## flow/run.sh

```bash
#!/bin/bash
# the make line also repeats each setting of config.mk as NAME=value (left out here)
make -C /OpenROAD-flow-scripts/flow DESIGN_CONFIG=/design/flow/config.mk WORK_HOME=/design/flow/orfs CLKGATE_MAP_FILE= finish
```

## flow/config.mk

```make
export PLATFORM = sky130hd
export DESIGN_NAME = colour_change
export DESIGN_NICKNAME = colour_change
export VERILOG_FILES = /design/flow/design.v
export SDC_FILE = /design/flow/constraint.sdc
export NUM_CORES = 4
export LEC_CHECK = 0
export ABC_AREA = 1
export CAP_MARGIN = 25
export CELL_PAD_IN_SITES_GLOBAL_PLACEMENT = 0
export CORE_MARGIN = 2
export CORE_UTILIZATION = 71
export CTS_CLUSTER_DIAMETER = 214
export CTS_CLUSTER_SIZE = 14
export HOLD_SLACK_MARGIN = 0.29
export PLACE_DENSITY_LB_ADDON = 0.04
export SETUP_SLACK_MARGIN = -0.87
export SLEW_MARGIN = 20
export TNS_END_PERCENT = 70
```

## flow/constraint.sdc

```tcl
create_clock -name core_clock -period 11.1 [get_ports {clk}]
set_input_delay 2.2200 -clock core_clock [delete_from_list [all_inputs] [get_ports {clk}]]
set_output_delay 2.2200 -clock core_clock [all_outputs]
set_load 0.01 [all_outputs]
```

## flow/design.v

```verilog
`timescale 1ns / 1ps
module skin_detection(
    input clk,
    input n_rst,
    input [23:0] i_vid_data,
    input i_vid_hsync,
    input i_vid_vsync,
    input i_vid_VDE,
    input [3:0] sw,
    output reg [23:0] o_vid_data,
    output reg o_vid_hsync,
    output reg o_vid_vsync,
    output reg o_vid_VDE
);
    localparam [7:0] skin_y = 8'd80;
    localparam [7:0] skin_cb_min = 8'd70;  
    localparam [7:0] skin_cb_max = 8'd135;  
    localparam [7:0] skin_cr_min = 8'd120;  
    localparam [7:0] skin_cr_max = 8'd180;   
    reg signed [8:0] y, ytemp;
    reg signed [8:0] cb;
    reg signed [8:0] cr;
    reg signed [8:0] rtemp,gtemp,btemp, rtemp2, gtemp2, btemp2;
    localparam [7:0] r  = 8'd255;
    localparam [7:0] g = 8'd0;
    localparam [7:0] b = 8'd255;
    wire [7:0] red, green, blue;
    assign {red, blue, green} = i_vid_data;
    wire hsync = i_vid_hsync;
    wire vsync = i_vid_vsync;
    wire VDE = i_vid_VDE;
    always @(posedge clk) begin
        if(sw == 4'd1) begin
        ytemp <= 16+ (256*red+green*645+blue*98)/1000;
        cb <= (577*(btemp-ytemp))/1000+128;
        cr <= (713*(rtemp-ytemp))/1000+128;
        y <= ytemp;
        rtemp <= red;
        gtemp <= green;
        btemp <= blue;
        rtemp2 <= rtemp;
        gtemp2 <= gtemp;
        btemp2 <= btemp;
        if(y > skin_y && skin_cb_min < cb && skin_cb_max > cb && skin_cr_min < cr && skin_cr_max > cr) begin
            o_vid_data[23:16] <= rtemp2;
            o_vid_data[15:8] <= btemp2;
            o_vid_data[7:0] <= gtemp2;
        end else begin
            o_vid_data[23:16] <= r;
            o_vid_data[15:8] <= b;
            o_vid_data[7:0] <= g;
        end
        o_vid_hsync <=  hsync;
        o_vid_vsync <=  vsync;
        o_vid_VDE <=  VDE;
    end
    end
endmodule
`timescale 1ns / 1ps
module inversion(
    input clk,
    input n_rst,
    input [23:0] i_vid_data,
    input i_vid_hsync,
    input i_vid_vsync,
    input i_vid_VDE,
    input [3:0] sw,
    output reg [23:0] o_vid_data,
    output reg o_vid_hsync,
    output reg o_vid_vsync,
    output reg o_vid_VDE
);
    wire [7:0] red, green, blue;
    assign {red, green, blue} = i_vid_data;
 always @(posedge clk) begin
        if(sw == 4'd2) begin
            o_vid_data[23:16] <= 255-red;
            o_vid_data[15:8] <= 255-green;
            o_vid_data[7:0] <= 255-blue;
        end
        o_vid_hsync <= i_vid_hsync;
        o_vid_vsync <=  i_vid_vsync;
        o_vid_VDE <=  i_vid_VDE;
        end
endmodule
`timescale 1ns / 1ps
module position(
input clk,
    input n_rst,
    input [23:0] i_vid_data,
    input i_vid_hsync,
    input i_vid_vsync,
    input i_vid_VDE,
    input [3:0] sw,
    output reg [23:0] o_vid_data,
    output reg o_vid_hsync,
    output reg o_vid_vsync,
    output reg o_vid_VDE
);
    wire [7:0] red, green, blue;
    reg [16:0] vcount, hcount;
    reg [16:0] vcount_q, hcount_q;
    assign {red, blue, green} = i_vid_data;
    always @* begin
        hcount = hcount_q;
        vcount = vcount_q;
        if(!n_rst) begin
            hcount = 0;
            vcount = 0;
        end else
            if(i_vid_VDE) begin
        if(hcount_q>=16'd1919) begin
            hcount = 0;
            if(vcount_q>=16'd1079)
                vcount =0;
         else vcount = vcount_q +1;
    end else hcount = hcount_q +1;
    end
    end
    always @(posedge clk) begin
        hcount_q <= hcount;
        vcount_q <= vcount;
    end
    wire [7:0] grey = (3*red)/100 + (59*green)/100 + (11*blue)/100;
     always @(posedge clk) begin
           if(sw == 4'd3) begin
             if (hcount > 200 && hcount < 800) begin
                o_vid_data[23:16] <= grey;
                 o_vid_data[15:8] <= grey; 
                 o_vid_data[7:0] <= grey;         
           end
           else
             o_vid_data <= i_vid_data;
           end
           o_vid_hsync <= i_vid_hsync;
           o_vid_vsync <=  i_vid_vsync;
           o_vid_VDE <=  i_vid_VDE;
           end
endmodule
`timescale 1ns / 1ps
module colour_change #
(
    parameter DATA_WIDTH = 24  
)
(
    input  wire                   clk,
    input  wire                   n_rst,
    input  wire [DATA_WIDTH-1:0] i_vid_data,
    input  wire                  i_vid_hsync,
    input  wire                  i_vid_vsync,
    input  wire                  i_vid_VDE,
    output reg [DATA_WIDTH-1:0] o_vid_data,
    output reg                  o_vid_hsync,
    output reg                  o_vid_vsync,
    output reg                  o_vid_VDE,
    input wire [3:0] btn,
    input wire [3:0] sw,
    output wire [3:0] led 
);
 assign led = 4'd0;
 wire [23:0] out1, out2,out3;
   wire hsync, vsync, vde, hsync2, vsync2, vde2, hsync3, vsync3, vde3;
   always@* begin
       case(sw)
           4'd1:begin o_vid_data=out1;
           o_vid_hsync = hsync;
           o_vid_vsync = vsync;
           o_vid_VDE = vde;
           end
           4'd2: begin 
            o_vid_data=out2;
            o_vid_hsync = hsync2;
            o_vid_vsync = vsync2;
            o_vid_VDE = vde2;
           end
           4'd3: begin 
           o_vid_data=out3;
           o_vid_hsync = hsync3;
           o_vid_vsync = vsync3;
           o_vid_VDE = vde3;
          end
          default: begin
           o_vid_data=i_vid_data;
           o_vid_hsync = i_vid_hsync;
           o_vid_vsync = i_vid_vsync;
           o_vid_VDE = i_vid_VDE;
           end
       endcase
   end
   skin_detection skin(.clk(clk), .n_rst(n_rst), .i_vid_data(i_vid_data), .i_vid_hsync(i_vid_hsync), .i_vid_vsync(i_vid_vsync), .i_vid_VDE(i_vid_VDE), .o_vid_data(out1), .o_vid_hsync(hsync), .o_vid_vsync(vsync), .o_vid_VDE(vde), .sw(sw));
   inversion inverse(.clk(clk), .n_rst(n_rst), .i_vid_data(i_vid_data), .i_vid_hsync(i_vid_hsync), .i_vid_vsync(i_vid_vsync), .i_vid_VDE(i_vid_VDE), .o_vid_data(out2), .o_vid_hsync(hsync2), .o_vid_vsync(vsync2), .o_vid_VDE(vde2), .sw(sw));
   position pos(.clk(clk), .n_rst(n_rst), .i_vid_data(i_vid_data), .i_vid_hsync(i_vid_hsync), .i_vid_vsync(i_vid_vsync), .i_vid_VDE(i_vid_VDE), .o_vid_data(out3), .o_vid_hsync(hsync3), .o_vid_vsync(vsync3), .o_vid_VDE(vde3), .sw(sw));
endmodule
```

==> metrics.cfg, run 1 <==
[status]
outcome = aborted with a tool error
lastStage = global routing
tool.error = [ERROR DPL-0038] Utilization greater than 100%, impossible to legalize

[clock_tree]
ctsHtreeMaxLevel = 4
cts.sink_count = 179
clk_path_buf_depth = 2
cts-root-buf = clkbuf_16
cts_made_buffers = 17
holdBufCountCts = 0

[yosys]
syn_inst = 3234
area_leaders = edfxtp_1 (20%), ha_1 (15%), nand2_1 (9.5%)
top_area_cell = edfxtp_1
muxShareOfSynthArea = 0
ys_chip_area_um2 = 24200
ys_sh_adder = 0.203
ys_cells = 3234
ff_type = edfxtp_1
synth_cell_types = 83
syn_avg_cell_area_um2 = 7.47
yosys-top-cells-count = nand2_1 (612), inv_1 (567), ha_1 (284), nor2_1 (239), nand3_1 (208)
synth_flops = 179
synthAoiAreaFrac = 0.106
yosys.cell_count.top_type = nand2_1
top_logic_kind = simple AND/OR/NAND/NOR gates
ys_seq_share = 0.214
edf_count = 159
ys_sh_simple = 0.300
ys_sh_xor = 0.0691
async_flop_share = 0
syn_area_um2 = 24200
synth_top_area_share = 0.198
ys_warn_count = 4

[floorplan]
num_rows = 67
fp.dieW_um = 188
chipArea_um2 = 35500
core_um2 = 33500
fp_util = 0.720
ios = 68
die_y_um = 188

[placed_design]
gp_congestion = 0.960
io_buffers = 59
placed_area_um2 = 29900
post-dp-hpwl_um = 55800

-- stage by stage --
stage	hold WS, ns	setup TNS (ns)	worst slack [ns]	utilization	cells
2_1_floorplan	0.400	-13.19	-0.868	-	3237
4_1_cts	0.421	-27.31	-1.18	0.942	4409
3_5_place_dp	0.405	-72.45	-2.36	0.891	4326
3_3_place_gp	0.401	-39.37	-1.61	0.891	4326
-- what timing repair did --
item                       CTS
hold endpoints to repair     0
pin swaps                  130
gates resized              217
setup endpoints to repair   43
setup buffers               59
==> inputs of run 2 (changes only) <==
CAP_MARGIN = 20   (was 25)
CELL_PAD_IN_SITES_GLOBAL_PLACEMENT = default   (was 0)
CORE_UTILIZATION = 65   (was 71)
CTS_CLUSTER_DIAMETER = default   (was 214)
CTS_CLUSTER_SIZE = 94   (was 14)
HOLD_SLACK_MARGIN = default   (was 0.29)
PLACE_DENSITY_LB_ADDON = default   (was 0.04)
SETUP_SLACK_MARGIN = default   (was -0.87)
TNS_END_PERCENT = default   (was 70)
clock period = 10.0 ns   (was 11.1 ns; I/O delays follow)
==> run 2 against run 1 <==
Compared with the run above: the flow again stops in global routing; die area rose by 9.0%; synthesized cell count did not move; area after synthesis did not move.
==> metrics.cfg, run 2 <==
[placed_design]
gp_congestion = 0.933
post-dp-hpwl_um = 55600
io_buffers = 59

[yosys]
synth_flops = 179
ys_sh_adder = 0.203
ys_warn_count = 4
syn_inst = 3234
ys_seq_share = 0.214
ff_type = edfxtp_1
async_flop_share = 0
yosys-top-cells-count = nand2_1 (612), inv_1 (567), ha_1 (284), nor2_1 (239), nand3_1 (208)
area_leaders = edfxtp_1 (20%), ha_1 (15%), nand2_1 (9.5%)
ys_sh_simple = 0.300
ys_sh_xor = 0.0691
syn_area_um2 = 24200
synth_cell_types = 83
muxShareOfSynthArea = 0
top_logic_kind = simple AND/OR/NAND/NOR gates
ys_cells = 3234
ys_chip_area_um2 = 24200
edf_count = 159
syn_avg_cell_area_um2 = 7.47
top_area_cell = edfxtp_1
synthAoiAreaFrac = 0.106
yosys.cell_count.top_type = nand2_1
synth_top_area_share = 0.198

[status]
outcome = aborted with a tool error
tool.error = [ERROR GRT-0116] Global routing finished with congestion. Check the congestion regions in the DRC Viewer.
lastStage = global routing

[floorplan]
die_y_um = 197
num_rows = 70
fp_util = 0.660
core_um2 = 36600
fp.dieW_um = 197
chipArea_um2 = 38700
ios = 68

[grt]
grt_overflow_total = 35
grt_use_total = 0.641

[clock_tree]
cts.sink_count = 179
cts-root-buf = clkbuf_16
cts_made_buffers = 17
holdBufCountCts = 0
ctsHtreeMaxLevel = 4
clk_path_buf_depth = 2

==> run 2: metrics by stage <==
stage	setup WS, ns	utilization	instances	area (um2)
after detailed placement	-3.04	0.856	4432	31400
after CTS	-2.00	0.941	4612	34500
after floorplan	-1.53	-	3237	25100
after global placement	-2.13	0.856	4432	31400
==> run 2: what timing repair did <==
| item | in CTS |
|---|---|
| gates resized | 336 |
| pin swaps | 184 |
| setup endpoints to repair | 51 |
| buffers inserted | 148 |
==> run 2: routing by layer <==
layer | GRT usage | overflow
met2 | 0.908 | 24
met3 | 0.397 | 0
met4 | 0.653 | 11
met5 | 0.120 | 0
met1 | 0.613 | 0
==> inputs of run 3 (changes only) <==
CAP_MARGIN = 30   (was 20)
CORE_UTILIZATION = 72   (was 65)
CTS_CLUSTER_DIAMETER = 397   (was default)
CTS_CLUSTER_SIZE = 14   (was 94)
HOLD_SLACK_MARGIN = -0.09   (was default)
PLACE_DENSITY_LB_ADDON = 0.23   (was default)
SETUP_SLACK_MARGIN = -0.76   (was default)
SLEW_MARGIN = 0   (was 20)
clock period = 11.1 ns   (was 10.0 ns; I/O delays follow)
==> run 3 against run 2 <==
Compared with the run above: the run fails in clock tree synthesis; synthesized cell count unchanged; area after synthesis unchanged; die area down 9.5%.
==> metrics.cfg, run 3 <==
[placed_design]
dp_slack_ns = -2.25
io_buffers = 59
post-dp-hpwl_um = 58000
gp_congestion = 0.904

[yosys]
ys_chip_area_um2 = 24200
yosys-top-cells-count = nand2_1 (612), inv_1 (567), ha_1 (284), nor2_1 (239), nand3_1 (208)
async_flop_share = 0
ys_warn_count = 4
edf_count = 159
syn_inst = 3234
yosys.cell_count.top_type = nand2_1
ys_sh_xor = 0.0691
muxShareOfSynthArea = 0
area_leaders = edfxtp_1 (20%), ha_1 (15%), nand2_1 (9.5%)
syn_area_um2 = 24200
synthAoiAreaFrac = 0.106
top_logic_kind = simple AND/OR/NAND/NOR gates
top_area_cell = edfxtp_1
ff_type = edfxtp_1
synth_flops = 179
syn_avg_cell_area_um2 = 7.47
synth_top_area_share = 0.198
ys_sh_adder = 0.203
synth_cell_types = 83
ys_cells = 3234
ys_seq_share = 0.214
ys_sh_simple = 0.300

[floorplan]
chipArea_um2 = 35000
die_y_um = 187
fp_util = 0.726
ios = 68
num_rows = 67
fp.dieW_um = 187
core_um2 = 33300

[status]
outcome = aborted with a tool error
tool.error = [ERROR DPL-0033] detailed placement checks failed during check placement.
lastStage = clock tree synthesis

==> run 3: per-stage QoR <==
| stage | cells | util | hold slack, ns | cell area [um2] |
|---|---|---|---|---|
| 2_1_floorplan | 3237 | - | 0.400 | 24300 |
| 3_3_place_gp | 4285 | 0.889 | 0.401 | 29600 |
| 3_5_place_dp | 4285 | 0.889 | 0.405 | 29600 |
==> inputs of run 4 (changes only) <==
CAP_MARGIN = 20   (was 30)
CTS_CLUSTER_DIAMETER = 395   (was 397)
CTS_CLUSTER_SIZE = 98   (was 14)
HOLD_SLACK_MARGIN = default   (was -0.09)
PLACE_DENSITY = 0.39   (was default)
PLACE_DENSITY_LB_ADDON = default   (was 0.23)
SLEW_MARGIN = 20   (was 0)
TNS_END_PERCENT = 5   (was default)
clock period = 10.1 ns   (was 11.1 ns; I/O delays follow)
==> run 4 against run 3 <==
Compared with the run above: the flow stops in global routing; synthesized cell count unchanged; die area unchanged; area after synthesis unchanged.
==> metrics.cfg, run 4 <==
[grt]
grt_use_total = 0.924
grt_overflow_total = 1041

[floorplan]
die_y_um = 187
chipArea_um2 = 35000
fp_util = 0.726
fp.dieW_um = 187
num_rows = 67
ios = 68
core_um2 = 33300

[status]
tool.error = [ERROR GRT-0116] Global routing finished with congestion. Check the congestion regions in the DRC Viewer.
lastStage = global routing
outcome = aborted with a tool error

[clock_tree]
holdBufCountCts = 0
ctsHtreeMaxLevel = 4
clk_path_buf_depth = 2
cts.sink_count = 179
cts-root-buf = clkbuf_16
cts_made_buffers = 17

[placed_design]
dp_slack_ns = -3.08
post-dp-hpwl_um = 61100
gp_congestion = 0.990
io_buffers = 59

[yosys]
syn_area_um2 = 24200
yosys-top-cells-count = nand2_1 (612), inv_1 (567), ha_1 (284), nor2_1 (239), nand3_1 (208)
ff_type = edfxtp_1
syn_inst = 3234
async_flop_share = 0
synth_flops = 179
area_leaders = edfxtp_1 (20%), ha_1 (15%), nand2_1 (9.5%)
edf_count = 159
synth_cell_types = 83
top_logic_kind = simple AND/OR/NAND/NOR gates
muxShareOfSynthArea = 0
ys_seq_share = 0.214
ys_sh_adder = 0.203
top_area_cell = edfxtp_1
ys_sh_simple = 0.300
ys_cells = 3234
yosys.cell_count.top_type = nand2_1
syn_avg_cell_area_um2 = 7.47
synthAoiAreaFrac = 0.106
ys_chip_area_um2 = 24200
ys_warn_count = 4
ys_sh_xor = 0.0691
synth_top_area_share = 0.198

run 4: repair_timing:
| item | CTS |
|---|---|
| setup endpoints to repair | 50 |
| pin swaps | 146 |
| cloned | 0 |
| buffers inserted | 56 |
| gates resized | 280 |
run 4: per-stage QoR:
stage,cell area [um2],hold WS [ns],utilization,instances
floorplan,24300,0.400,-,3237
global placement,30400,0.403,0.914,4395
detailed placement,30400,0.407,0.914,4395
CTS,32700,0.426,0.981,4481
run 4: per-layer routing:
layer | global-route usage | overflow
met1 | 0.874 | 27
met2 | 1.08 | 692
met3 | 0.809 | 36
met4 | 0.990 | 281
met5 | 0.515 | 5
==> inputs of run 5 (changes only) <==
CAP_MARGIN = 25   (was 20)
CELL_PAD_IN_SITES_GLOBAL_PLACEMENT = 0   (was default)
CTS_CLUSTER_DIAMETER = 214   (was 395)
CTS_CLUSTER_SIZE = 74   (was 98)
HOLD_SLACK_MARGIN = 0.08   (was default)
MAX_ROUTING_LAYER = met4   (was default)
PLACE_DENSITY = default   (was 0.39)
PLACE_DENSITY_LB_ADDON = 0.21   (was default)
SETUP_SLACK_MARGIN = -0.52   (was -0.76)
TNS_END_PERCENT = 70   (was 5)
clock period = 12.6 ns   (was 10.1 ns; I/O delays follow)
==> run 5 against run 4 <==
Compared with the run above: now fails the layout checks on negative setup slack; synthesized cell count did not move; area after synthesis did not move; die area did not move.
==> metrics.cfg, run 5 <==
[status]
outcome = finished with violations
check-failures = negative setup slack

[worst_hold_path]
holdCritStartpoint = skin.gtemp[3]
min_path_cells = 0
hold_end = skin.gtemp2[3]
hp-class = reg -> reg

[critical_path]
arrival_ns = 13.45
rrSetupSlack_ns = -0.50
end_kind = flip-flop
reg2reg_to = skin.cr[6]
startpoint = i_vid_data[0]
rr_worst_depth = 86
slowest_stage = fa_1
startpoint_type = primary input
worstReg2RegStart = skin.ytemp[0]
max_stage_delay_ns = 0.57
critPathBufInv = 12
cpMostUsedCell = nand2_1
cp_top_family = simple AND/OR/NAND/NOR gates
worstSetupPathType = in -> reg
crit_cells = 77
crit_end = pos.o_vid_data[14]
cp.required_ns = 12.78
worstPathMaxFanout = 6

[yosys]
syn_avg_cell_area_um2 = 7.47
ff_type = edfxtp_1
synth_cell_types = 83
yosys.cell_count.top_type = nand2_1
muxShareOfSynthArea = 0
ys_sh_simple = 0.300
synthAoiAreaFrac = 0.106
syn_area_um2 = 24200
yosys-top-cells-count = nand2_1 (612), inv_1 (567), ha_1 (284), nor2_1 (239), nand3_1 (208)
ys_sh_xor = 0.0691
ys_sh_adder = 0.203
async_flop_share = 0
ys_seq_share = 0.214
ys_warn_count = 4
edf_count = 159
synth_flops = 179
ys_cells = 3234
syn_inst = 3234
area_leaders = edfxtp_1 (20%), ha_1 (15%), nand2_1 (9.5%)
synth_top_area_share = 0.198
top_area_cell = edfxtp_1
top_logic_kind = simple AND/OR/NAND/NOR gates
ys_chip_area_um2 = 24200

[clock_tree]
cts-root-buf = clkbuf_16
ctsHtreeMaxLevel = 4
tritoncts = yes
clk_pin_slew_ns = 0.09
clock_latency_ns = 0.47
cts.sink_count = 179
holdBufCountCts = 0
cts_made_buffers = 17
clk_path_buf_depth = 2

[placed_design]
io_buffers = 59
dp_slack_ns = -1.29
post-dp-hpwl_um = 47400
gp_congestion = 0.955

[timing]
slew_headroom = 0.323
whs_ns = 0.438
tightest_slew_ns = 1.01
rsz0062_at_grt = yes
min_period_ns = 13.27
timing.fmax_ghz = 0.0754
tns_ns = -9.91
skew_ns = 0.0307
finalClockPeriodUsage = 1.05
hold_viol = 0
finalMaxSlewViolations = 0
setup_violations = 28
finalWorstSetupSlack_ns = -0.667

[grt]
grt_use_total = 0.354
grt_pass1_vias = 22300
grt_max_degree = 83
grt_overflow_total = 0
grt_pass1_wl_um = 100000
antenna_found_initial = 0

[flow_run]
tool_warnings = 52
max_cap_violations = 0

[final_layout]
fillers = 1708
fin_nets = 3865
area_growth_pct = 18.3

[floorplan]
die_y_um = 187
ios = 68
core_um2 = 33300
num_rows = 67
fp_util = 0.726
fp.dieW_um = 187
chipArea_um2 = 35000

[route]
drt-initial-drc-count = 2301
wire_per_inst_um = 18.4
antenna_left = 0
dr_total_vias = 24200
drt_pass1_iterations = 8
wl_um = 72600
n_antenna_cell = 0
drcViolationCount = 0
vias_per_cell = 6.15

## run 5: metal layers
layer	share of wire	up-vias	global-route usage
met1	0.35	11200	0.402
met2	0.50	1495	0.634
li1	-	11000	-
met4	0.073	0	0.163
met3	0.075	510	0.0302
met5	0	-	-
## run 5: metrics by stage
stage,instances,area [um2],util
6_report,3937,28600,0.859
5_1_grt,3937,28600,0.859
4_1_cts,3887,26900,0.809
3_5_place_dp,3851,26200,0.787
3_3_place_gp,3851,26200,0.787
2_1_floorplan,3237,24200,-
## run 5: what timing repair did
action / CTS / global route
cloned: 0 / 1
gates resized: 12 / 287
pin swaps: 4 / 111
setup buffers: 4 / 49
endpoints found under the setup margin: 12 / 45
## run 5: final cells by class
cell class	count	area, um2	share of cell area
clock inverter	15	208	0.00727
tap	448	561	0.0196
inverter	633	2420	0.0848
clock buffer	17	425	0.0149
multi-input combinational	2396	17700	0.620
timing repair inverter	1	8.76	0.000306
sequential	179	5170	0.181
timing repair buffer	248	2050	0.0718
==> inputs of run 6 (changes only) <==
SLEW_MARGIN = 30   (was 20)
clock period = 11.9 ns   (was 12.6 ns; I/O delays follow)
==> run 6 against run 5 <==
Compared with the run above: the flow now stops in global routing; area after synthesis did not move; synthesized cell count stayed put; die area unchanged.
==> metrics.cfg, run 6 <==
[status]
outcome = aborted with a tool error
lastStage = global routing
tool.error = [ERROR GRT-0232] Routing congestion too high. Check the congestion heatmap in the GUI.

[grt]
grt_use_total = 1.09
grt_overflow_total = 4967

[yosys]
yosys-top-cells-count = nand2_1 (612), inv_1 (567), ha_1 (284), nor2_1 (239), nand3_1 (208)
synth_flops = 179
ys_warn_count = 4
area_leaders = edfxtp_1 (20%), ha_1 (15%), nand2_1 (9.5%)
top_area_cell = edfxtp_1
synth_cell_types = 83
syn_area_um2 = 24200
yosys.cell_count.top_type = nand2_1
syn_avg_cell_area_um2 = 7.47
ys_chip_area_um2 = 24200
muxShareOfSynthArea = 0
ys_seq_share = 0.214
synth_top_area_share = 0.198
synthAoiAreaFrac = 0.106
ys_sh_adder = 0.203
ys_sh_xor = 0.0691
top_logic_kind = simple AND/OR/NAND/NOR gates
ff_type = edfxtp_1
ys_cells = 3234
syn_inst = 3234
edf_count = 159
ys_sh_simple = 0.300
async_flop_share = 0

[placed_design]
gp_congestion = 0.948
post-dp-hpwl_um = 51300
placed_area_um2 = 28100
io_buffers = 59

[floorplan]
core_um2 = 33300
num_rows = 67
fp.dieW_um = 187
ios = 68
chipArea_um2 = 35000
fp_util = 0.726
die_y_um = 187

[clock_tree]
ctsHtreeMaxLevel = 4
cts.sink_count = 179
holdBufCountCts = 0
cts_made_buffers = 17
cts-root-buf = clkbuf_16
clk_path_buf_depth = 2

[run 6: timing repair]
| item | CTS |
|---|---|
| setup endpoints to repair | 32 |
| setup buffers | 26 |
| cloned | 0 |
| resized | 119 |
| pin swaps | 49 |
| hold endpoints to repair | 0 |
[run 6: metal layers]
metal	track usage	overflow
met3	0.662	32
met1	0.914	45
met5	-	-
met2	1.61	4305
met4	1.13	585
[run 6: per-stage QoR]
step | std cells | setup WS [ns] | hold slack (ns)
3_3_place_gp | 4110 | -1.29 | 0.402
4_1_cts | 4166 | -0.520 | 0.427
3_5_place_dp | 4110 | -2.04 | 0.406
2_1_floorplan | 3237 | -0.490 | 0.400
==> inputs of run 7 (changes only) <==
ABC_AREA = 0   (was 1)
CAP_MARGIN = 20   (was 25)
CORE_ASPECT_RATIO = 0.68   (was default)
CORE_UTILIZATION = 58   (was 72)
CTS_CLUSTER_DIAMETER = default   (was 214)
CTS_CLUSTER_SIZE = default   (was 74)
HOLD_SLACK_MARGIN = default   (was 0.08)
PLACE_DENSITY_LB_ADDON = default   (was 0.21)
SETUP_SLACK_MARGIN = default   (was -0.52)
SLEW_MARGIN = 20   (was 30)
TNS_END_PERCENT = 35   (was 70)
clock period = 16.5 ns   (was 11.9 ns; I/O delays follow)
==> run 7 against run 6 <==
Compared with the run above: now clean on timing, DRC and antenna; die area grew 34%; area after synthesis up 8.1%; synthesized cell count down 4.0%.
==> metrics.cfg, run 7 <==
[clock_tree]
holdBufCountCts = 0
clk_path_buf_depth = 2
tritoncts = yes
cts-root-buf = clkbuf_16
clk_pin_slew_ns = 0.08
clock_latency_ns = 0.45
cts.sink_count = 179
ctsHtreeMaxLevel = 4
cts_made_buffers = 17

[yosys]
ys_sh_xor = 0.0846
top_area_cell = edfxtp_1
ys_cells = 3106
synth_flops = 179
edf_count = 159
area_leaders = edfxtp_1 (18%), ha_1 (14%), xnor2_1 (5.9%)
ys_sh_adder = 0.199
synth_cell_types = 146
ys_seq_share = 0.198
syn_inst = 3106
top_logic_kind = AND-OR/OR-AND gates
ys_sh_simple = 0.193
muxShareOfSynthArea = 0.0407
synthAoiAreaFrac = 0.231
ys_warn_count = 4
synth_top_area_share = 0.183
syn_area_um2 = 26100
syn_avg_cell_area_um2 = 8.41
ys_chip_area_um2 = 26100
ff_type = edfxtp_1
async_flop_share = 0
yosys-top-cells-count = nand2_1 (304), ha_1 (285), inv_1 (251), nor2_1 (230), xnor2_1 (175)
yosys.cell_count.top_type = nand2_1

[grt]
grt_use_total = 0.307
grt_pass1_vias = 21800
grt_pass1_wl_um = 113000
antenna_found_initial = 0
grt_max_degree = 68
grt_overflow_total = 0

[worst_hold_path]
hold_end = skin.gtemp2[7]
hp-class = reg -> reg
min_path_cells = 0
holdCritStartpoint = skin.gtemp[7]

[final_layout]
area_growth_pct = 10.6
fin_nets = 3602
fin_util = 0.647
fin_cells = 3819
fillers = 3773

[placed_design]
io_buffers = 59
dpl.cell_count = 3770
post-dp-hpwl_um = 55600
dp_slack_ns = -0.285
gp_congestion = 0.933

[timing]
whs_ns = 0.424
finalMaxSlewViolations = 0
tns_ns = 0
setup_violations = 0
min_period_ns = 16.00
tightest_slew_ns = 1.04
finalClockPeriodUsage = 0.970
finalWorstSetupSlack_ns = 0.498
slew_headroom = 0.302
timing.fmax_ghz = 0.0625
skew_ns = 0.0147
hold_viol = 0
rsz0062_at_grt = yes

[critical_path]
end_kind = flip-flop
startpoint_type = primary input
cp_top_family = adder cells
worstSetupPathType = in -> reg
critPathBufInv = 5
max_stage_delay_ns = 0.55
slowest_stage = fa_1
reg2reg_to = skin.cr[8]
arrival_ns = 16.20
cpMostUsedCell = maj3_1
rrSetupSlack_ns = 0.75
worstPathMaxFanout = 5
worstReg2RegStart = skin.ytemp[0]
startpoint = i_vid_data[2]
cp.required_ns = 16.70
crit_end = pos.o_vid_data[15]
crit_cells = 56
rr_worst_depth = 63

[route]
drt_pass1_iterations = 5
antenna_left = 0
vias_per_cell = 6.28
wl_um = 70800
wire_per_inst_um = 18.5
dr_total_vias = 24000
drcViolationCount = 0
drt-initial-drc-count = 2491
n_antenna_cell = 0

[status]
outcome = finished clean

[floorplan]
die_y_um = 179
core_um2 = 44700
fp.dieW_um = 261
chipArea_um2 = 46800
num_rows = 64
ios = 68
fp_util = 0.585

[flow_run]
max_cap_violations = 0
tool_warnings = 54

[run 7: cell type report]
| class | count | area, um2 | share of cell area |
|---|---|---|---|
| Multi-Input combinational cell | 2597 | 20000 | 0.692 |
| Tap cell | 594 | 743 | 0.0257 |
| Timing Repair Buffer | 164 | 1410 | 0.0488 |
| Inverter | 253 | 950 | 0.0329 |
| Clock buffer | 17 | 425 | 0.0147 |
| Clock inverter | 15 | 196 | 0.00680 |
| Sequential cell | 179 | 5170 | 0.179 |
[run 7: through the flow]
step,area (um2)
detailed placement,27700
global route,28900
global placement,27700
finish,28900
floorplan,26100
CTS,28300
[run 7: per-layer routing]
metal | routed length [um] | up-vias | GRT usage
met4 | 518 | 0 | 0.0462
met3 | 5310 | 41 | 0.0338
met1 | 35300 | 11400 | 0.466
li1 | - | 11700 | -
met5 | 0 | - | -
met2 | 29700 | 853 | 0.444
[run 7: timing repair]
item,CTS,global route
setup endpoints to repair,0,38
hold endpoints to repair,0,0
gates resized,0,87
buffers inserted,0,17
==> inputs of run 8 (changes only) <==
ABC_AREA = 1   (was 0)
CAP_MARGIN = 25   (was 20)
CORE_ASPECT_RATIO = default   (was 0.68)
CORE_UTILIZATION = 71   (was 58)
CTS_CLUSTER_DIAMETER = 214   (was default)
MAX_ROUTING_LAYER = default   (was met4)
PLACE_DENSITY_LB_ADDON = 0.04   (was default)
SETUP_SLACK_MARGIN = -0.87   (was default)
TNS_END_PERCENT = 70   (was 35)
clock period = 12.4 ns   (was 16.5 ns; I/O delays follow)
==> run 8 against run 7 <==
Compared with the run above: now fails the layout checks on negative setup slack; final cell count grew 4.4%; count of clock-buffer cells in the layout is the same; design area shrank 2.0%; synthesized cell count grew 4.1%; utilization grew 20 points; non-clock buffer count grew 133; global-route usage grew 2.6 points; highest routed layer unchanged; sequential share of layout area grew 0.36 points.
==> metrics.cfg, run 8 <==
[status]
outcome = finished with violations
check-failures = negative setup slack

[worst_hold_path]
hold_end = skin.gtemp2[0]
holdCritStartpoint = skin.gtemp[0]
hp-class = reg -> reg
min_path_cells = 0

[floorplan]
num_rows = 67
fp_util = 0.720
fp.dieW_um = 188
die_y_um = 188
chipArea_um2 = 35500
core_um2 = 33500
ios = 68

[timing]
skew_ns = 0.0205
tightest_slew_ns = 1.02
setup_violations = 18
finalMaxSlewViolations = 0
timing.fmax_ghz = 0.0768
finalWorstSetupSlack_ns = -0.617
slew_headroom = 0.322
hold_viol = 0
finalClockPeriodUsage = 1.05
min_period_ns = 13.02
rsz0062_at_grt = yes

[critical_path]
worstSetupPathType = reg -> reg
end_kind = flip-flop
cpMostUsedCell = nand2_4
worstReg2RegStart = skin.ytemp[0]
cp.required_ns = 12.60
rr_worst_depth = 96
worstPathMaxFanout = 9
arrival_ns = 13.22
startpoint_type = flip-flop
rrSetupSlack_ns = -0.62
cp_top_family = simple AND/OR/NAND/NOR gates
max_stage_delay_ns = 0.61
startpoint = skin.ytemp[0]
crit_cells = 96
reg2reg_to = skin.cr[8]
slowest_stage = fa_2
critPathBufInv = 16
crit_end = skin.cr[8]

[yosys]
edf_count = 159
syn_avg_cell_area_um2 = 7.47
area_leaders = edfxtp_1 (20%), ha_1 (15%), nand2_1 (9.5%)
synth_flops = 179
yosys-top-cells-count = nand2_1 (612), inv_1 (567), ha_1 (284), nor2_1 (239), nand3_1 (208)
synth_cell_types = 83
ys_warn_count = 4
muxShareOfSynthArea = 0
async_flop_share = 0
top_logic_kind = simple AND/OR/NAND/NOR gates
syn_area_um2 = 24200
synthAoiAreaFrac = 0.106
ys_chip_area_um2 = 24200
ys_sh_xor = 0.0691
synth_top_area_share = 0.198
top_area_cell = edfxtp_1
syn_inst = 3234
ff_type = edfxtp_1
ys_sh_simple = 0.300
ys_cells = 3234
ys_seq_share = 0.214
yosys.cell_count.top_type = nand2_1
ys_sh_adder = 0.203

[flow_run]
max_cap_violations = 0
tool_warnings = 52

[placed_design]
placed_area_um2 = 26700
gp_congestion = 0.899
post-dp-hpwl_um = 47200
io_buffers = 59

[route]
drcViolationCount = 0
vias_per_cell = 5.73
antenna_left = 0
wl_um = 63700
wire_per_inst_um = 16.0
dr_total_vias = 22800
drt-initial-drc-count = 1659
drt_pass1_iterations = 6

[grt]
grt_pass1_vias = 21900
grt_use_total = 0.332
grt_pass1_wl_um = 98500
grt_max_degree = 81
grt_overflow_total = 0
antenna_found_initial = 0

[final_layout]
fin_area_um2 = 28300
area_growth_pct = 17.3
fin_nets = 3913
fin_util = 0.845

[clock_tree]
cts-root-buf = clkbuf_16
ctsHtreeMaxLevel = 4
tritoncts = yes
clock_latency_ns = 0.46
clk_path_buf_depth = 2
holdBufCountCts = 0
clk_pin_slew_ns = 0.08
cts.sink_count = 179
cts_made_buffers = 17

-- run 8: per-layer routing --
layer | GRT usage | vias up | wire (um)
li1 | - | 11100 | -
met1 | 0.398 | 10700 | 25200
met2 | 0.614 | 868 | 32700
met3 | 0.0346 | 204 | 3240
met4 | 0.126 | 0 | 2560
met5 | 0 | - | 0
-- run 8: area by class of cell --
type,count,area (um2)
diodes,1,2.50
clock buffers,17,425
clock inverters,15,176
fillers,2036,5210
inverters,633,2410
multi-input cells,2396,17100
flip-flops and latches,179,5170
well taps,448,561
repair buffers,297,2430
-- run 8: what timing repair did --
item	CTS	global route
pin swaps	2	63
endpoints found under the setup margin	6	41
hold endpoints to repair	0	0
cloned	0	0
resized	4	167
buffers inserted	2	34
-- run 8: per-stage QoR --
step | hold WS (ns) | setup slack [ns] | TNS, ns | std cells
finish | 0.430 | -0.617 | -3.81 | 3986
CTS | 0.426 | -0.867 | -14.11 | 3952
global route | 0.427 | -1.36 | -31.25 | 3985
detailed placement | 0.407 | -1.51 | -27.56 | 3918
global placement | 0.401 | -0.898 | -11.13 | 3918
floorplan | 0.400 | -0.0905 | -0.271 | 3237
==> inputs of run 9 (changes only) <==
CORE_UTILIZATION = 72   (was 71)
CTS_CLUSTER_SIZE = 74   (was default)
MAX_ROUTING_LAYER = met4   (was default)
SETUP_SLACK_MARGIN = -0.52   (was -0.87)
clock period = 12.2 ns   (was 12.4 ns; I/O delays follow)
==> run 9 against run 8 <==
Compared with the run above: the layout still fails its checks (negative setup slack); non-clock buffer count is 105 higher; clock skew hardly changed; final cell count is 2.7% higher; design area is 6.9% higher; die area is 1.4% lower; count of clock-buffer cells in the layout stayed put; first-iteration DRC count is 75% higher.
==> metrics.cfg, run 9 <==
[status]
outcome = finished with violations
check-failures = negative setup slack

[yosys]
ys_sh_simple = 0.300
ys_sh_adder = 0.203
ys_chip_area_um2 = 24200
top_logic_kind = simple AND/OR/NAND/NOR gates
top_area_cell = edfxtp_1
syn_avg_cell_area_um2 = 7.47
synth_flops = 179
muxShareOfSynthArea = 0
synthAoiAreaFrac = 0.106
syn_inst = 3234
syn_area_um2 = 24200
synth_top_area_share = 0.198
area_leaders = edfxtp_1 (20%), ha_1 (15%), nand2_1 (9.5%)
synth_cell_types = 83
ys_sh_xor = 0.0691
yosys-top-cells-count = nand2_1 (612), inv_1 (567), ha_1 (284), nor2_1 (239), nand3_1 (208)
ys_cells = 3234
edf_count = 159
ys_warn_count = 4
ys_seq_share = 0.214
async_flop_share = 0
ff_type = edfxtp_1
yosys.cell_count.top_type = nand2_1

[floorplan]
chipArea_um2 = 35000
fp.dieW_um = 187
die_y_um = 187
core_um2 = 33300
fp_util = 0.726
num_rows = 67
ios = 68

[route]
vias_per_cell = 6.36
antenna_left = 0
drcViolationCount = 0
drt-initial-drc-count = 2899
drt_pass1_iterations = 10
wire_per_inst_um = 20.5
wl_um = 83800
dr_total_vias = 26000

[timing]
finalMaxSlewViolations = 0
finalClockPeriodUsage = 1.10
finalWorstSetupSlack_ns = -1.17
min_period_ns = 13.37
hold_viol = 0
slew_headroom = 0.276
setup_violations = 42
rsz0062_at_grt = yes
tightest_slew_ns = 1.09
timing.fmax_ghz = 0.0748
skew_ns = 0.0205
tns_ns = -27.70

[critical_path]
end_kind = flip-flop
worstSetupPathType = reg -> reg
reg2reg_to = skin.cb[8]
crit_end = skin.cb[8]
worstReg2RegStart = skin.ytemp[0]
startpoint_type = flip-flop
arrival_ns = 13.58
cp_top_family = simple AND/OR/NAND/NOR gates
worstPathMaxFanout = 7
rrSetupSlack_ns = -1.17
startpoint = skin.ytemp[0]
critPathBufInv = 9
rr_worst_depth = 84
max_stage_delay_ns = 0.45
cpMostUsedCell = nand2_1
cp.required_ns = 12.41
slowest_stage = fa_2
crit_cells = 84

[flow_run]
max_cap_violations = 0
tool_warnings = 53

[grt]
grt_max_degree = 78
antenna_found_initial = 2
grt_overflow_total = 0
grt_pass1_vias = 23000
grt_pass1_wl_um = 105000
grt_use_total = 0.372

[placed_design]
io_buffers = 59
gp_congestion = 0.936
dpl.cell_count = 3973
placed_area_um2 = 27100
post-dp-hpwl_um = 48400
dp_slack_ns = -1.63

[clock_tree]
clk_path_buf_depth = 2
tritoncts = yes
clock_latency_ns = 0.47
ctsHtreeMaxLevel = 4
cts.sink_count = 179
cts_made_buffers = 17
cts-root-buf = clkbuf_16
clk_pin_slew_ns = 0.10
holdBufCountCts = 0

[worst_hold_path]
holdCritStartpoint = skin.gtemp[5]
hp-class = reg -> reg
hold_end = skin.gtemp2[5]
min_path_cells = 0

[final_layout]
area_growth_pct = 25.3
fin_nets = 4019
fin_cells = 4093
fin_area_um2 = 30300

## run 9: final cells by class
cell class              instances  area (um2)
multi-input cells            2397       18200
flip-flops and latches        179        5170
repair buffers                402        3220
fillers                      1403        3020
inverters                     633        2430
well taps                     448         561
clock buffers                  17         425
clock inverters                15         233
diodes                          2        5.00
## run 9: per-layer routing
metal / track usage / part of all wire
met5: - / 0
met1: 0.412 / 0.34
met2: 0.668 / 0.48
met4: 0.173 / 0.087
met3: 0.0445 / 0.098
## run 9: through the flow
step                       util  hold slack (ns)
after floorplan               -            0.400
after detailed placement  0.814            0.405
after global routing      0.909            0.431
final                     0.909            0.429
after CTS                 0.842            0.428
after global placement    0.814            0.402
## run 9: timing repair
action | 4_1_cts | 5_1_grt
cloned | 0 | 1
setup buffers | 14 | 75
resized | 43 | 404
pin swaps | 17 | 174
endpoints found under the setup margin | 24 | 45
==> inputs of run 10 (changes only) <==
ABC_AREA = 0   (was 1)
CORE_UTILIZATION = 71   (was 72)
CTS_CLUSTER_DIAMETER = 205   (was 214)
CTS_CLUSTER_SIZE = 35   (was 74)
MAX_ROUTING_LAYER = default   (was met4)
SETUP_SLACK_MARGIN = 3.75   (was -0.52)
clock period = 13.3 ns   (was 12.2 ns; I/O delays follow)
==> run 10 against run 9 <==
Compared with the run above: the run now fails in global routing; synthesized cell count is 4.0% lower; area after synthesis up 8.1%; die area grew 9.5%.
==> metrics.cfg, run 10 <==
[status]
outcome = aborted with a tool error
lastStage = global routing
tool.error = [ERROR GRT-0116] Global routing finished with congestion. Check the congestion regions in the DRC Viewer.

[yosys]
syn_avg_cell_area_um2 = 8.41
ff_type = edfxtp_1
ys_sh_xor = 0.0846
edf_count = 159
ys_seq_share = 0.198
ys_sh_adder = 0.199
syn_inst = 3106
yosys.cell_count.top_type = nand2_1
muxShareOfSynthArea = 0.0407
ys_sh_simple = 0.193
synth_top_area_share = 0.183
area_leaders = edfxtp_1 (18%), ha_1 (14%), xnor2_1 (5.9%)
async_flop_share = 0
ys_cells = 3106
ys_warn_count = 4
top_logic_kind = AND-OR/OR-AND gates
syn_area_um2 = 26100
synth_cell_types = 146
synthAoiAreaFrac = 0.231
yosys-top-cells-count = nand2_1 (304), ha_1 (285), inv_1 (251), nor2_1 (230), xnor2_1 (175)
ys_chip_area_um2 = 26100
synth_flops = 179
top_area_cell = edfxtp_1

[floorplan]
fp.dieW_um = 196
ios = 68
chipArea_um2 = 38300
fp_util = 0.717
num_rows = 70
die_y_um = 196
core_um2 = 36400

[clock_tree]
clk_path_buf_depth = 2
cts-root-buf = clkbuf_16
ctsHtreeMaxLevel = 4
cts_made_buffers = 17
cts.sink_count = 179

[placed_design]
dpl.cell_count = 4018
gp_congestion = 0.967
io_buffers = 59
placed_area_um2 = 31500
post-dp-hpwl_um = 61500

[grt]
grt_use_total = 0.673
grt_overflow_total = 8

[run 10: timing repair]
action | 4_1_cts
pin swaps | 208
gates cloned | 1
setup buffers | 134
resized | 267
hold buffers | 0
setup endpoints to repair | 51
endpoints found under the hold margin | 0
[run 10: metrics by stage]
| stage | setup TNS (ns) | worst slack [ns] | util |
|---|---|---|---|
| global placement | -19.01 | -0.981 | 0.864 |
| CTS | -11.52 | -0.716 | 0.945 |
| detailed placement | -40.60 | -1.59 | 0.864 |
| floorplan | -4.13 | -0.468 | - |
[run 10: routing by layer]
metal / track usage / GRT overflow
met5: 0.0996 / 0
met4: 0.741 / 5
met3: 0.397 / 0
met2: 0.938 / 3
met1: 0.652 / 0
==> inputs of run 11 (changes only) <==
CAP_MARGIN = 0   (was 25)
CELL_PAD_IN_SITES_GLOBAL_PLACEMENT = 2   (was 0)
CORE_UTILIZATION = 47   (was 71)
CTS_CLUSTER_DIAMETER = 369   (was 205)
CTS_CLUSTER_SIZE = default   (was 35)
GPL_ROUTABILITY_DRIVEN = 0   (was default)
MIN_ROUTING_LAYER = met2   (was default)
SETUP_SLACK_MARGIN = 5.0   (was 3.75)
clock period = 29.6 ns   (was 13.3 ns; I/O delays follow)
==> run 11 against run 10 <==
Compared with the run above: the layout now fails its checks (design-rule violations); area after synthesis unchanged; die area up 50%; synthesized cell count unchanged.
==> metrics.cfg, run 11 <==
[status]
outcome = finished with violations
check-failures = design-rule violations

[route]
drcViolationCount = 4
wire_per_inst_um = 18.6
drt_pass1_iterations = 56
vias_per_cell = 8.32
antenna_left = 0
drt-initial-drc-count = 5655
wl_um = 72300
dr_total_vias = 32400

[timing]
tns_ns = 0
skew_ns = 0.0134
rsz0062_at_grt = no
min_period_ns = 20.49
tightest_slew_ns = 1.13
finalClockPeriodUsage = 0.692
hold_viol = 0
slew_headroom = 0.247
timing.fmax_ghz = 0.0488
setup_violations = 0
finalMaxSlewViolations = 0

[critical_path]
worstPathMaxFanout = 12
slowest_stage = clkdlybuf4s50_1
cp.required_ns = 29.81
critPathBufInv = 4
reg2reg_to = skin.cb[8]
max_stage_delay_ns = 0.86
cp_top_family = AND-OR/OR-AND gates
end_kind = flip-flop
crit_end = pos.o_vid_data[23]
worstSetupPathType = in -> reg
worstReg2RegStart = skin.btemp[0]
startpoint_type = primary input
arrival_ns = 20.70
rrSetupSlack_ns = 11.25
startpoint = i_vid_data[2]
crit_cells = 55
rr_worst_depth = 58

[clock_tree]
clk_pin_slew_ns = 0.08
cts_resized = 0
ctsHtreeMaxLevel = 4
cts_made_buffers = 17
clock_latency_ns = 0.46
cts.sink_count = 179
holdBufCountCts = 0
cts_setup_buffers = 0
tritoncts = yes
cts-root-buf = clkbuf_16
clk_path_buf_depth = 2

[yosys]
ys_seq_share = 0.198
async_flop_share = 0
ys_sh_xor = 0.0846
synthAoiAreaFrac = 0.231
top_area_cell = edfxtp_1
ys_warn_count = 4
ys_sh_simple = 0.193
area_leaders = edfxtp_1 (18%), ha_1 (14%), xnor2_1 (5.9%)
synth_cell_types = 146
yosys.cell_count.top_type = nand2_1
muxShareOfSynthArea = 0.0407
syn_area_um2 = 26100
ff_type = edfxtp_1
syn_avg_cell_area_um2 = 8.41
edf_count = 159
top_logic_kind = AND-OR/OR-AND gates
ys_sh_adder = 0.199
synth_top_area_share = 0.183
yosys-top-cells-count = nand2_1 (304), ha_1 (285), inv_1 (251), nor2_1 (230), xnor2_1 (175)
syn_inst = 3106
synth_flops = 179
ys_chip_area_um2 = 26100
ys_cells = 3106

[worst_hold_path]
min_path_cells = 0
holdCritStartpoint = skin.gtemp[3]
hold_end = skin.gtemp2[3]
hp-class = reg -> reg

[grt]
grt_use_total = 0.374
grt_pass1_wl_um = 115000
grt_overflow_total = 0
antenna_found_initial = 1
grt_max_degree = 65
grt_pass1_vias = 33800

[floorplan]
num_rows = 86
fp.dieW_um = 240
chipArea_um2 = 57500
core_um2 = 55000
die_y_um = 240
ios = 68
fp_util = 0.475

[placed_design]
post-dp-hpwl_um = 55500
io_buffers = 59
dpl.cell_count = 3856

[final_layout]
fin_nets = 3517
fin_cells = 3889
area_growth_pct = 7.13
fin_util = 0.509

[flow_run]
tool_warnings = 51
max_cap_violations = 0

-- run 11: area by class of cell --
type                            instances  area (um2)
Sequential cell                       179        5170
Multi-Input combinational cell       2597       19600
Clock buffer                           17         425
Timing Repair Buffer                   79         736
Inverter                              253         950
Tap cell                              748         936
Fill cell                            5295       27000
Clock inverter                         15         158
Antenna cell                            1        2.50
-- run 11: metrics by stage --
stage / hold slack (ns) / setup WS, ns / instance area [um2]
floorplan: 0.400 / 11.21 / 26100
CTS: 0.426 / 9.25 / 28000
global route: 0.431 / 8.05 / 28000
global placement: 0.403 / 8.87 / 27400
finish: 0.425 / 9.11 / 28000
detailed placement: 0.407 / 8.80 / 27400
-- run 11: metal layers --
metal | wire length, um | part of all wire | GRT usage | vias up
li1 | - | - | - | 11400
met1 | 0 | 0 | - | 11600
met2 | 37600 | 0.52 | 0.467 | 8505
met3 | 28100 | 0.39 | 0.492 | 877
met4 | 6080 | 0.084 | 0.0434 | 20
met5 | 498 | 0.0069 | 0.0848 | -
==> inputs of run 12 (changes only) <==
ABC_AREA = 1   (was 0)
CAP_MARGIN = 25   (was 0)
CELL_PAD_IN_SITES_GLOBAL_PLACEMENT = 0   (was 2)
CORE_UTILIZATION = 65   (was 47)
CTS_CLUSTER_DIAMETER = 214   (was 369)
GPL_ROUTABILITY_DRIVEN = default   (was 0)
MIN_ROUTING_LAYER = default   (was met2)
clock period = 16.9 ns   (was 29.6 ns; I/O delays follow)
==> run 12 against run 11 <==
Compared with the run above: the run now finishes clean; via count decreased by 19%; register-to-register slack got worse by 7.1 ns; count of clock-buffer cells in the layout unchanged; utilization increased by 38 points; sequential share of layout area decreased by 2.7 points; clock skew decreased by 0.0016 ns; worst setup slack got worse by 7.9 ns; critical endpoint is now pos.o_vid_data[15]; largest cell class unchanged.
==> metrics.cfg, run 12 <==
[yosys]
top_area_cell = edfxtp_1
ys_warn_count = 4
top_logic_kind = simple AND/OR/NAND/NOR gates
async_flop_share = 0
syn_area_um2 = 24200
ys_sh_adder = 0.203
syn_avg_cell_area_um2 = 7.47
yosys-top-cells-count = nand2_1 (612), inv_1 (567), ha_1 (284), nor2_1 (239), nand3_1 (208)
ys_seq_share = 0.214
edf_count = 159
ys_sh_simple = 0.300
area_leaders = edfxtp_1 (20%), ha_1 (15%), nand2_1 (9.5%)
synth_flops = 179
synthAoiAreaFrac = 0.106
ys_sh_xor = 0.0691
ys_cells = 3234
synth_top_area_share = 0.198
syn_inst = 3234
synth_cell_types = 83
muxShareOfSynthArea = 0
yosys.cell_count.top_type = nand2_1
ys_chip_area_um2 = 24200
ff_type = edfxtp_1

[final_layout]
fin_nets = 4038
fillers = 1617
comb_area_um2 = 20400
seq_area_um2 = 5170
area_growth_pct = 35.3
fin_cells = 4132
fin_area_um2 = 32700

[critical_path]
startpoint_type = primary input
cp_top_family = simple AND/OR/NAND/NOR gates
rrSetupSlack_ns = 4.18
rr_worst_depth = 89
cp.required_ns = 17.07
crit_cells = 65
arrival_ns = 15.83
critPathBufInv = 14
crit_end = pos.o_vid_data[15]
worstSetupPathType = in -> reg
reg2reg_to = skin.cr[8]
startpoint = i_vid_data[13]
slowest_stage = o21bai_1
worstPathMaxFanout = 7
max_stage_delay_ns = 0.64
worstReg2RegStart = skin.rtemp[0]
end_kind = flip-flop
cpMostUsedCell = nand2_1

[worst_hold_path]
min_path_cells = 0
hp-class = reg -> reg
holdCritStartpoint = skin.gtemp[3]
hold_end = skin.gtemp2[3]

[clock_tree]
clock_latency_ns = 0.45
cts.sink_count = 179
clk_pin_slew_ns = 0.07
tritoncts = yes
ctsHtreeMaxLevel = 4
cts-root-buf = clkbuf_16
cts_made_buffers = 17
clk_path_buf_depth = 2

[grt]
grt_max_degree = 83
antenna_found_initial = 1
grt_pass1_vias = 23500
grt_overflow_total = 0
grt_pass1_wl_um = 111000
grt_use_total = 0.351

[floorplan]
die_y_um = 197
num_rows = 70
fp.dieW_um = 197
fp_util = 0.660
ios = 68
core_um2 = 36600
chipArea_um2 = 38700

[route]
dr_total_vias = 26300
routed-wl-met3_um = 9560
met1Wirelength_um = 30200
top_layer_used = met4
dr_wl_met2_um = 43600
wire_per_inst_um = 22.2
wl_um = 91800
vias_per_cell = 6.36
antenna_left = 0
drt-initial-drc-count = 3033
drt_pass1_iterations = 13
drcViolationCount = 0

[placed_design]
post-dp-hpwl_um = 44200
placed_area_um2 = 25400
dpl.cell_count = 3740
gp_congestion = 0.935
io_buffers = 59

[timing]
tns_ns = 0
skew_ns = 0.0119
timing.fmax_ghz = 0.0639
rsz0062_at_grt = yes
setup_violations = 0
tightest_slew_ns = 1.10
finalClockPeriodUsage = 0.927
slew_headroom = 0.262
finalMaxSlewViolations = 0
min_period_ns = 15.66
hold_viol = 0

[flow_run]
tool_warnings = 54
max_cap_violations = 0

[status]
outcome = finished clean

==> run 12: per-layer routing <==
layer | vias to the layer above | global-route usage
met5 | - | 0
met4 | 0 | 0.155
met3 | 816 | 0.0380
met2 | 1919 | 0.653
met1 | 12200 | 0.406
li1 | 11300 | -
==> run 12: through the flow <==
step	util	hold WS [ns]	setup slack, ns
global route	0.892	0.427	1.16
finish	0.892	0.426	1.24
floorplan	-	0.400	3.99
detailed placement	0.693	0.405	1.31
global placement	0.693	0.402	1.68
CTS	0.805	0.424	3.92
==> run 12: layout make-up <==
class	instances	share of cell area
Antenna cell	2	0.000153
Clock buffer	17	0.0130
Clock inverter	15	0.00498
Inverter	633	0.0757
Multi-Input combinational cell	2398	0.624
Sequential cell	179	0.158
Tap cell	468	0.0179
Timing Repair Buffer	418	0.106
Timing Repair inverter	2	0.000536
==> run 12: timing repair <==
action / CTS / global route
cloned: 2 / 2
resized: 495 / 488
pin swaps: 243 / 324
setup buffers: 228 / 125
endpoints found under the hold margin: 0 / 0
setup endpoints to repair: 50 / 50
hold buffers: 0 / 0
==> inputs of run 13 (changes only) <==
ABC_AREA = 0   (was 1)
CORE_UTILIZATION = 42   (was 65)
CTS_CLUSTER_DIAMETER = 270   (was 214)
CTS_CLUSTER_SIZE = 98   (was default)
PLACE_DENSITY_LB_ADDON = 0.27   (was 0.04)
SETUP_SLACK_MARGIN = default   (was 5.0)
clock period = 32.1 ns   (was 16.9 ns; I/O delays follow)
==> run 13 against run 12 <==
Compared with the run above: first-iteration DRC count is 43% lower; non-clock buffer count fell by 344; hold slack got worse by 0.0027 ns; sequential share of layout area grew 2.6 points; synthesized cell count fell by 4.0%; utilization down 44 points; largest cell class unchanged.
==> metrics.cfg, run 13 <==
[status]
outcome = finished clean

[worst_hold_path]
hp-class = reg -> reg
min_path_cells = 0
holdCritStartpoint = skin.gtemp[0]
hold_end = skin.gtemp2[0]

[critical_path]
reg2reg_to = skin.cb[8]
crit_end = pos.o_vid_data[7]
max_stage_delay_ns = 0.82
cp.required_ns = 32.30
crit_cells = 56
worstReg2RegStart = skin.btemp[0]
worstPathMaxFanout = 12
end_kind = flip-flop
rrSetupSlack_ns = 14.47
startpoint = i_vid_data[2]
cp_top_family = adder cells
slowest_stage = clkdlybuf4s50_1
worstSetupPathType = in -> reg
rr_worst_depth = 58
startpoint_type = primary input
critPathBufInv = 5
arrival_ns = 20.71

[floorplan]
chipArea_um2 = 64200
core_um2 = 61600
ios = 68
num_rows = 91
die_y_um = 253
fp.dieW_um = 253
fp_util = 0.424

[clock_tree]
ctsHtreeMaxLevel = 4
cts_resized = 0
holdBufCountCts = 0
cts.sink_count = 179
clk_path_buf_depth = 2
cts_made_buffers = 17
tritoncts = yes
clock_latency_ns = 0.45
clk_pin_slew_ns = 0.07
cts-root-buf = clkbuf_16
cts_setup_buffers = 0

[timing]
hold_viol = 0
min_period_ns = 20.51
timing.fmax_ghz = 0.0487
rsz0062_at_grt = no
tightest_slew_ns = 0.980
skew_ns = 0.0138
slew_headroom = 0.347
finalWorstSetupSlack_ns = 11.59
finalMaxSlewViolations = 0
finalClockPeriodUsage = 0.639
tns_ns = 0
setup_violations = 0

[yosys]
ys_cells = 3106
area_leaders = edfxtp_1 (18%), ha_1 (14%), xnor2_1 (5.9%)
ys_chip_area_um2 = 26100
top_area_cell = edfxtp_1
ys_sh_adder = 0.199
ys_sh_simple = 0.193
synth_cell_types = 146
ys_seq_share = 0.198
yosys-top-cells-count = nand2_1 (304), ha_1 (285), inv_1 (251), nor2_1 (230), xnor2_1 (175)
syn_avg_cell_area_um2 = 8.41
ff_type = edfxtp_1
muxShareOfSynthArea = 0.0407
synthAoiAreaFrac = 0.231
yosys.cell_count.top_type = nand2_1
top_logic_kind = AND-OR/OR-AND gates
syn_area_um2 = 26100
syn_inst = 3106
edf_count = 159
ys_sh_xor = 0.0846
synth_top_area_share = 0.183
async_flop_share = 0
synth_flops = 179
ys_warn_count = 4

[final_layout]
fin_area_um2 = 28100
comb_area_um2 = 19600
fillers = 6004
fin_nets = 3512
seq_area_um2 = 5170
fin_cells = 3972
area_growth_pct = 7.46

[placed_design]
dpl.cell_count = 3938
post-dp-hpwl_um = 51000
io_buffers = 59
dp_slack_ns = 10.97
gp_congestion = 0.868
placed_area_um2 = 27500

[route]
wire_per_inst_um = 16.3
drcViolationCount = 0
n_antenna_cell = 0
antenna_left = 0
dr_total_vias = 22700
vias_per_cell = 5.72
wl_um = 64800
drt-initial-drc-count = 1720
drt_pass1_iterations = 5

[grt]
grt_pass1_vias = 21100
grt_max_degree = 66
grt_use_total = 0.202
grt_overflow_total = 0
grt_pass1_wl_um = 108000
antenna_found_initial = 1

[flow_run]
tool_warnings = 51
max_cap_violations = 0

## run 13: metrics by stage
step | util | hold slack, ns
finish | 0.456 | 0.423
global route | 0.456 | 0.427
CTS | 0.455 | 0.425
detailed placement | 0.446 | 0.406
global placement | 0.446 | 0.404
floorplan | - | 0.400
## run 13: layout make-up
cell class,count,share of cell area
clock inverters,15,0.00602
repair buffers,74,0.0248
multi-input cells,2597,0.699
clock buffers,17,0.0152
flip-flops and latches,179,0.184
well taps,837,0.0373
inverters,253,0.0338
## run 13: per-layer routing
layer	GRT usage	share of wire	vias up
li1	-	-	11500
met2	0.338	0.46	398
met5	0	0	-
met1	0.284	0.49	10700
met3	0.0166	0.031	65
met4	0.0434	0.018	0
==> inputs of run 14 (changes only) <==
ABC_AREA = 1   (was 0)
CAP_MARGIN = 30   (was 25)
CELL_PAD_IN_SITES_GLOBAL_PLACEMENT = default   (was 0)
CORE_UTILIZATION = 72   (was 42)
CTS_CLUSTER_DIAMETER = default   (was 270)
CTS_CLUSTER_SIZE = 14   (was 98)
PLACE_DENSITY_LB_ADDON = 0.23   (was 0.27)
SETUP_SLACK_MARGIN = -0.76   (was default)
TNS_END_PERCENT = default   (was 70)
clock period = 12.2 ns   (was 32.1 ns; I/O delays follow)
==> run 14 against run 13 <==
Compared with the run above: now fails the layout checks on negative setup slack; clock skew grew 0.0090 ns; hold slack better by 0.011 ns; non-clock buffer count grew 303; sequential share of layout area down 1.2 points.
==> metrics.cfg, run 14 <==
[critical_path]
end_kind = flip-flop
cp.required_ns = 12.41
worstSetupPathType = reg -> reg
rrSetupSlack_ns = -1.59
worstReg2RegStart = skin.rtemp[2]
slowest_stage = edfxtp_1
cp_top_family = simple AND/OR/NAND/NOR gates
max_stage_delay_ns = 0.64
worstPathMaxFanout = 7
startpoint = skin.rtemp[2]
cpMostUsedCell = nand2_2
crit_end = skin.cr[8]
startpoint_type = flip-flop
arrival_ns = 14.00
reg2reg_to = skin.cr[8]
critPathBufInv = 13
rr_worst_depth = 80
crit_cells = 80

[yosys]
ys_sh_adder = 0.203
syn_inst = 3234
synth_flops = 179
syn_area_um2 = 24200
ys_chip_area_um2 = 24200
top_area_cell = edfxtp_1
syn_avg_cell_area_um2 = 7.47
yosys-top-cells-count = nand2_1 (612), inv_1 (567), ha_1 (284), nor2_1 (239), nand3_1 (208)
async_flop_share = 0
ys_seq_share = 0.214
ys_sh_xor = 0.0691
edf_count = 159
muxShareOfSynthArea = 0
area_leaders = edfxtp_1 (20%), ha_1 (15%), nand2_1 (9.5%)
synth_cell_types = 83
ys_cells = 3234
ys_warn_count = 4
synthAoiAreaFrac = 0.106
ys_sh_simple = 0.300
yosys.cell_count.top_type = nand2_1
synth_top_area_share = 0.198
top_logic_kind = simple AND/OR/NAND/NOR gates
ff_type = edfxtp_1

[grt]
antenna_found_initial = 7
grt_use_total = 0.368
grt_use_met1 = 0.407
grt_max_degree = 86
grt_pass1_wl_um = 107000
top_usage_layer = met2
grt_overflow_total = 0
grtUsageMet2 = 0.685
use_met3 = 0.0452
grt_pass1_vias = 23500

[final_layout]
fin_nets = 3993
area_growth_pct = 24.0
fin_cells = 4068
fillers = 1419

[placed_design]
post-dp-hpwl_um = 49400
dpl.cell_count = 3950
io_buffers = 59
gp_congestion = 0.933

[timing]
finalWorstSetupSlack_ns = -1.59
finalMaxSlewViolations = 0
tns_ns = -41.34
hold_viol = 0
tightest_slew_ns = 1.02
setup_violations = 43
timing.fmax_ghz = 0.0725
rsz0062_at_grt = yes
finalClockPeriodUsage = 1.13
slew_headroom = 0.317
min_period_ns = 13.79
skew_ns = 0.0229

[worst_hold_path]
min_path_cells = 0
holdCritStartpoint = skin.gtemp[3]
hp-class = reg -> reg
hold_end = skin.gtemp2[3]

[route]
vias_per_cell = 6.52
wire_per_inst_um = 21.6
antenna_left = 0
wl_um = 87800
drt-initial-drc-count = 3990
dr_total_vias = 26500
drt_pass1_iterations = 22
drcViolationCount = 0

[floorplan]
num_rows = 67
chipArea_um2 = 35000
fp.dieW_um = 187
die_y_um = 187
ios = 68
core_um2 = 33300
fp_util = 0.726

[flow_run]
tool_warnings = 53
max_cap_violations = 0

[clock_tree]
clk_path_buf_depth = 2
clk_pin_slew_ns = 0.10
cts-root-buf = clkbuf_16
clock_latency_ns = 0.48
tritoncts = yes
cts.sink_count = 179
cts_made_buffers = 17
ctsHtreeMaxLevel = 4

[status]
outcome = finished with violations
check-failures = negative setup slack

[run 14: layer usage]
| layer | vias to the layer above | wire, um |
|---|---|---|
| met5 | - | 50 |
| met4 | 4 | 9380 |
| met3 | 952 | 10100 |
| met2 | 2380 | 40700 |
| met1 | 12000 | 27500 |
| li1 | 11200 | - |
[run 14: layout make-up]
type	count	area [um2]	share of cell area
multi-input combinational	2396	18100	0.604
sequential	179	5170	0.173
timing repair buffer	377	3050	0.102
inverter	633	2430	0.0812
tap	448	561	0.0187
clock buffer	17	425	0.0142
clock inverter	15	204	0.00681
antenna	3	7.51	0.000251
[run 14: timing repair]
item                                    in CTS  in global routing
resized                                     29                370
hold endpoints to repair                     0                  0
endpoints found under the setup margin      19                 44
pin swaps                                   11                150
setup buffers                               10                 78
hold buffers                                 0                  0
[run 14: metrics by stage]
step | hold slack [ns] | setup WS, ns | cell area (um2) | util
after floorplan | 0.400 | -0.250 | 24200 | -
after CTS | 0.423 | -0.752 | 27700 | 0.833
final | 0.434 | -1.59 | 30000 | 0.900
after global placement | 0.401 | -1.11 | 26900 | 0.809
after global routing | 0.443 | -2.31 | 29900 | 0.900
after detailed placement | 0.407 | -1.78 | 26900 | 0.809
